run 1:
==> flow/design.v <==
`timescale 1ns / 1ps
module add_sub #(parameter WIDTH = 15)(
input signed [WIDTH:0] a,b,
input sel, 
output signed [WIDTH:0] out
);
wire [WIDTH+1:0] sum;
assign sum = sel?a-b:a+b;
assign out = {sum[WIDTH+1],sum[WIDTH-1:0]};
endmodule
`timescale 1ns / 1ps
module mux #(parameter WIDTH = 15)(
input [WIDTH:0] a,b,
input sel,
output [WIDTH:0]out
);
assign out = sel?b:a;
endmodule
`timescale 1ns / 1ps
module shifter#(parameter WIDTH = 15)(
input signed [WIDTH:0] a,
output signed [WIDTH:0] b,
input m , 
input [3:0] i
);
assign b = m? (a)>>>i :((i!=0)?(a)>>>(i-1):a);
endmodule
`timescale 1ns / 1ps
module rom#(parameter WIDTH = 15)(
input clk,
input sel ,
input [3:0] i,
output [WIDTH:0] rom_out
    );
 reg [WIDTH:0] rom_mem [0:19] ;
 initial begin
 rom_mem[0] =  16'b0000010000000000;
 rom_mem[1] =  16'b0000001000000000;
 rom_mem[2] =  16'b0000000100000000;
 rom_mem[3] =  16'b0000000010000000;
 rom_mem[4] =  16'b0000000001000000;
 rom_mem[5] =  16'b0000000000100000;
 rom_mem[6] =  16'b0000000000010000;
 rom_mem[7] =  16'b0000000000001000;
 rom_mem[8] =  16'b0000000000000100;
 rom_mem[9] =  16'b0000000000000010;
 rom_mem[10] =  16'b0000001000110010;
 rom_mem[11] =  16'b0000000100000110;
 rom_mem[12] =  16'b0000000010000001;
 rom_mem[13] =  16'b0000000001000000;
 rom_mem[14] =  16'b0000000000100000;
 rom_mem[15] =  16'b0000000000010000;
 rom_mem[16] =  16'b0000000000001000;
 rom_mem[17] =  16'b0000000000000100;
 rom_mem[18] =  16'b0000000000000010;
 rom_mem[19] =  16'b0000000000000001;
 end   
 assign rom_out = sel?rom_mem[i+9]:rom_mem[i-1];
endmodule
`timescale 1ns / 1ps
module recon_controlpath(
input clk,reset,
output reg selmx,selmy,selmz,
output reg [3:0]  i
);
reg start;
always @ (posedge clk) begin
    if(reset) begin 
        i <= 0;
        selmx <= 0;
        selmy <= 0;
        selmz <= 0; 
        start <= 1;
    end
    else if(start) begin
        if(i!=0) begin
        selmx <= 1;
        selmy <= 1;
        selmz <= 1; 
        end
        if(i != 10) begin
         i <= i+1;
        end
        else if (i==10) begin
            start <= 0;
            i <= 0;
            selmx <= 0;
            selmy <= 0;
            selmz <= 0; 
        end
    end
end
endmodule
`timescale 1ns / 1ps
module recon_datapath#(parameter WIDTH = 15)(
input clk,
input m,div,
input [WIDTH:0] Xo,Yo,Zo ,
input selmx,selmy,selmz,
output reg [WIDTH:0] Xout,Yout, Zout,
input [WIDTH:0] z_rom,
input [3:0] i
);
wire [WIDTH:0] x_mux, y_mux , z_mux;
wire [WIDTH:0] x_asout, y_asout , z_asout; 
wire [WIDTH:0] x_fout;
mux m_x(Xo , Xout , selmx , x_mux);
mux m_y(Yo , Yout , selmy , y_mux);
mux m_z(Zo , Zout , selmz , z_mux);
reg [WIDTH:0] Xi , Yi , Zi;
wire di = div?(~y_mux[15]):z_mux[15];
always @ (posedge clk) begin 
if(i!=0) begin
    Xout <= x_fout;
    Yout <= y_asout;
    Zout <= z_asout;
end
end
wire [WIDTH:0] x_sft, y_sft; 
shifter shftx(x_mux ,x_sft ,m, i);
shifter shfty(y_mux ,y_sft,m, i);
add_sub X_as(x_mux , y_sft ,di, x_asout);
add_sub Y_as(y_mux , x_sft ,di, y_asout);
add_sub Z_as(z_mux , z_rom ,~(di), z_asout);
mux m_xout(x_mux, x_asout , m , x_fout);
endmodule
`timescale 1ns / 1ps
module recon#(parameter WIDTH = 15)(
input clk,reset,m,div,
input [WIDTH:0] Xo, Yo ,Zo,
output [WIDTH:0] Xout , Yout , Zout,
output [3:0] i
);
wire selmx,selmy,selmz;
wire [WIDTH:0] rom_out ;
recon_datapath dt(clk,m,div,Xo,Yo,Zo,selmx, selmy,selmz,Xout, Yout, Zout ,rom_out, i);
recon_controlpath ct(clk,reset,selmx,selmy,selmz,i);
rom rm(clk,m,i,rom_out);
endmodule
`timescale 1ns / 1ps
module latch#(parameter WIDTH=15)(
input [WIDTH:0] Xout,Yout,Zout,
input [3:0] i,
input clk,reset,
output reg [WIDTH:0] X_H,Y_H,Z_H,
input af_en);
always@(posedge clk) begin
    if(reset) begin
        X_H<=16'b0;
        Y_H<=16'b0;
        Z_H<=16'b0;
    end
    else if(i==10&af_en)begin
        X_H<=16'b0000010011010100;
        Y_H<=16'b0;
        Z_H<=Yout;
    end
end
endmodule
`timescale 1ns / 1ps
module ResetLogic#(parameter WIDTH=15 )(
input ext_reset,
input clk,
output reg reset1,reset2,reset3,complete
);
reg [5:0] counter;
always@(posedge clk)begin
    if(ext_reset) begin
        reset1<=1;
        reset2<=1;
        reset3 <=1;
        complete <= 0;
        counter<=0;
    end
    else if(counter==0)begin
        counter<=counter+1;
        reset1<=0;
    end
    else if(counter==11) begin
        reset2<=0;
        counter <= counter + 1;
    end
    else if (counter == 22) begin 
        reset3 <= 0;
        counter <= counter + 1;
    end
    else if(counter ==33) begin
        complete <= 1;
    end
    else if(counter <34) begin 
        counter <= counter + 1;
    end
end
endmodule
`timescale 1ns / 1ps
module Neuron#(parameter WIDTH=15)(
input [WIDTH:0] Xo,Yo,Zo,
input clk,reset,
output [WIDTH:0] Sin_H,Cos_H,Z, 
output reset3,complete,
output [WIDTH:0] Yout,
input af_en
);
wire reset1,reset2;
wire zz;
assign Z=Yout;
wire[WIDTH:0] Xout,Zout;
wire [3:0] i1,i2;
wire [WIDTH:0] X_H,Y_H,Z_H;
reg [3:0] i1_d;
ResetLogic RL(reset,clk,reset1,reset2,reset3,complete);
recon linear(clk,reset1,1'b0,1'b0,Xo, Yo ,Zo,Xout , Yout , Zout, i1);
always @(posedge clk) i1_d <= i1;
latch l1(Xout,Yout,Zout, i1_d,clk,reset1,X_H,Y_H,Z_H,af_en);
recon hyperbolic(clk,reset2,1'b1,1'b0,X_H,Y_H,Z_H,Cos_H,Sin_H,zz,i2);
endmodule
`timescale 1ns / 1ps
module recon_top_level#(parameter WIDTH = 15)( 
input [WIDTH:0] Xo, Zo , Yo,
input clk,
input ext_reset,
input [1:0] sel,
output [WIDTH:0] mac_out,
output [WIDTH:0] f,
input af_en,
output complete
);
wire [WIDTH:0] z, coshz, sinhz;
wire reset3;
Neuron #(WIDTH)inneuron(Xo,Yo,Zo,clk,ext_reset, sinhz,coshz,z,reset3,complete,mac_out,af_en);
wire sign_z=z[WIDTH];
wire [WIDTH:0]relu ;
assign relu=sign_z?0:z;
wire [WIDTH:0] ez, ez_1;
add_sub #(WIDTH) adder1(coshz, sinhz, sel[0], ez);
add_sub #(WIDTH) adder2(ez, 16'b0000010000000000, sel[0], ez_1);
wire [WIDTH:0] w2,w3;
wire [WIDTH:0] divisor , dividend;
mux  #(WIDTH)m1(ez, coshz, sel[0], w2);
mux #(WIDTH) m2(ez_1, sinhz, sel[0], w3);
wire [WIDTH:0] div_out;
assign divisor =  {w3[15], (w3[14:0]>>2) };
assign dividend = {w2[15], (w2[14:0]>>2) };
wire [WIDTH:0] X_divout,Y_divout;
recon #(WIDTH) r_div(
 clk,reset3,1'b0,1'b1,
divisor, dividend ,16'b0,
 X_divout , Y_divout , div_out
);
assign f=sel[1]?(sel[0]?mac_out:relu):div_out;  
endmodule
clock: 12.9 ns
lec_check: 0
abc_area: 1
cap_margin: 20
core_margin: 6
core_utilization: 59
cts_cluster_diameter: 246
cts_cluster_size: 95
gpl_routability_driven: 0
min_routing_layer: met1
place_density_lb_addon: 0.14
setup_slack_margin: 1.63
slew_margin: 40
tns_end_percent: 35
run.sh (not shown) runs the stock make flow with config.mk's settings and CLKGATE_MAP_FILE=.
diff inputs: run 1 => run 2
Settings: changing PLACE_DENSITY_LB_ADDON from 0.14 to 0.28; setting CELL_PAD_IN_SITES_DETAIL_PLACEMENT to 1 for the first time; changing CORE_UTILIZATION from 59 to 45; changing CTS_CLUSTER_SIZE from 95 to 100; setting CORE_ASPECT_RATIO to 0.5 for the first time; changing SETUP_SLACK_MARGIN from 1.63 to -0.64; changing CTS_CLUSTER_DIAMETER from 246 to 308.
Findings:
Run 1 → run 2: sequential share of layout area dropped 0.23 points, part of the power in the clock network climbed 0.7 points, power dissipated by switching net loads climbed 0.053 mW, die span in x climbed about 60%. Run 2 reports its critical path's slowest cell as sky130_fd_sc_hd__inv_2 while run 1 reports sky130_fd_sc_hd__fa_1.
> inputs changed (run 2 -> run 3)
Settings: a change of SETUP_SLACK_MARGIN from -0.64 to 1.63; a change of ABC_AREA from 1 to 0; an added HOLD_SLACK_MARGIN of 0.11; a deleted CTS_CLUSTER_SIZE that had been 100; a change of CORE_UTILIZATION from 45 to 71; a change of TNS_END_PERCENT from 35 to 45; a deleted CTS_CLUSTER_DIAMETER that had been 308; a change of CORE_ASPECT_RATIO from 0.5 to 1.4; a change of PLACE_DENSITY_LB_ADDON from 0.28 to 0.02.
## What came out
Seen in the log of run 3: DPL-0033 during detailed placement, after which the run never completed.
Relative to run 2, the number of distinct standard cells referenced by the synthesized netlist measured on run 3 has increased by more than half.
Synthesized chip area reported by yosys: run 3 vs run 2 up 3.9%
Taking run 2 as the reference, in run 3 core outline area dropped 34%; summed instance area of the synthesized netlist climbed 760 um2; overall die height climbed 33%.
Against run 2, run 3 comes in 19 higher on floorplan row count.
Run 3 vs. run 2: post-synthesis average cell area now sits higher, die size lost about 33%.
Between run 3 and run 2, it is run 3 whose core utilization before placement is higher, by 27 points.
Relative to run 3, the following input files were edited for run 4:
Settings: changing PLACE_DENSITY_LB_ADDON from 0.02 to 0.17; setting CTS_CLUSTER_DIAMETER to 291 for the first time; setting CELL_PAD_IN_SITES_GLOBAL_PLACEMENT to 2 for the first time; changing MIN_ROUTING_LAYER from met1 to met2; changing SLEW_MARGIN from 40 to 20; removing HOLD_SLACK_MARGIN (formerly 0.11); setting GPL_TIMING_DRIVEN to 0 for the first time; changing CELL_PAD_IN_SITES_DETAIL_PLACEMENT from 1 to 2; changing CORE_ASPECT_RATIO from 1.4 to 1.14; changing TNS_END_PERCENT from 45 to 80.
## What came out
Run 4: aborted in global placement without I/O (tool error). Reported for run 4 and run 3, chip area line of the yosys report turned out identical to the last digit. Summary of run 4 over run 3: post-synthesis share of cell area spent on xor and xnor gates saw little to no change, number of cells produced by synthesis saw little to no change, post-synth tally of flip-flops with integrated enable saw little to no change. Run 4 vs. run 3: total standard cell area after synthesis comparable; post-synthesis async set-or-reset flop share comparable; core area comparable. There was hardly any difference in floorplan die area between run 4 and run 3. Run 4 vs run 3: die extent in y down in run 4. Compared with run 3, in run 4 core utilization at floorplan neither gained nor lost much, number of standard-cell rows in the floorplan lost 9.7%.
[inputs] run 5 vs run 4
Settings: SLEW_MARGIN changed from 20 to 40; TNS_END_PERCENT changed from 80 to 35; CORE_ASPECT_RATIO removed (was 1.14); CTS_CLUSTER_SIZE newly set to 100; CORE_UTILIZATION changed from 71 to 72; ABC_AREA changed from 0 to 1; MAX_ROUTING_LAYER newly set to met4; CTS_CLUSTER_DIAMETER changed from 291 to 238; PLACE_DENSITY_LB_ADDON changed from 0.17 to 0.28; MIN_ROUTING_LAYER changed from met2 to met1; CELL_PAD_IN_SITES_GLOBAL_PLACEMENT removed (was 2); CELL_PAD_IN_SITES_DETAIL_PLACEMENT removed (was 2); GPL_TIMING_DRIVEN removed (was 0).
Results
The sole clean run among run 5 and run 4 is run 5. Going from run 4 to run 5, the core area was found to have gone down by 5.5%. On Yosys chip area: between run 5 and run 4, it ends up lower for run 5. The mux share of post-synthesis cell area in run 5 sits 10 points below the value recorded for run 4. What run 5 reported for instance count of the mapped netlist has to be multiplied by 0.868 to get the figure for run 4. Changes observed in run 5 relative to run 4: post-synthesis net count went up, die size shows a reduction of about 5%, count of cell types in the netlist has decreased, number of cells in the yosys synthesis report +372.
Input changes introduced in run 6 (baseline for comparison: run 5):
Settings: TNS_END_PERCENT changed from 35 to 45; HOLD_SLACK_MARGIN newly set to -0.08; CTS_CLUSTER_SIZE removed (was 100); CTS_CLUSTER_DIAMETER removed (was 238); SETUP_SLACK_MARGIN changed from 1.63 to -0.44; CORE_MARGIN changed from 6 to 2; PLACE_DENSITY_LB_ADDON changed from 0.28 to 0.2; the clock period (ns, I/O delays scaled along) changed from 12.9 to 6.17.
Findings:
- Summary of run 5 and run 6: one run falls short of a clean finish, namely run 6.
- Run 6 finished all stages; however, its layout fails the closing checks, the failures being setup timing.
- Changes observed in run 6 relative to run 5: total power went up by about 130%; overall overflow remaining after global route was more or less identical; die size went down by 2800 um2.
Power and IR drop assume default switching activity.
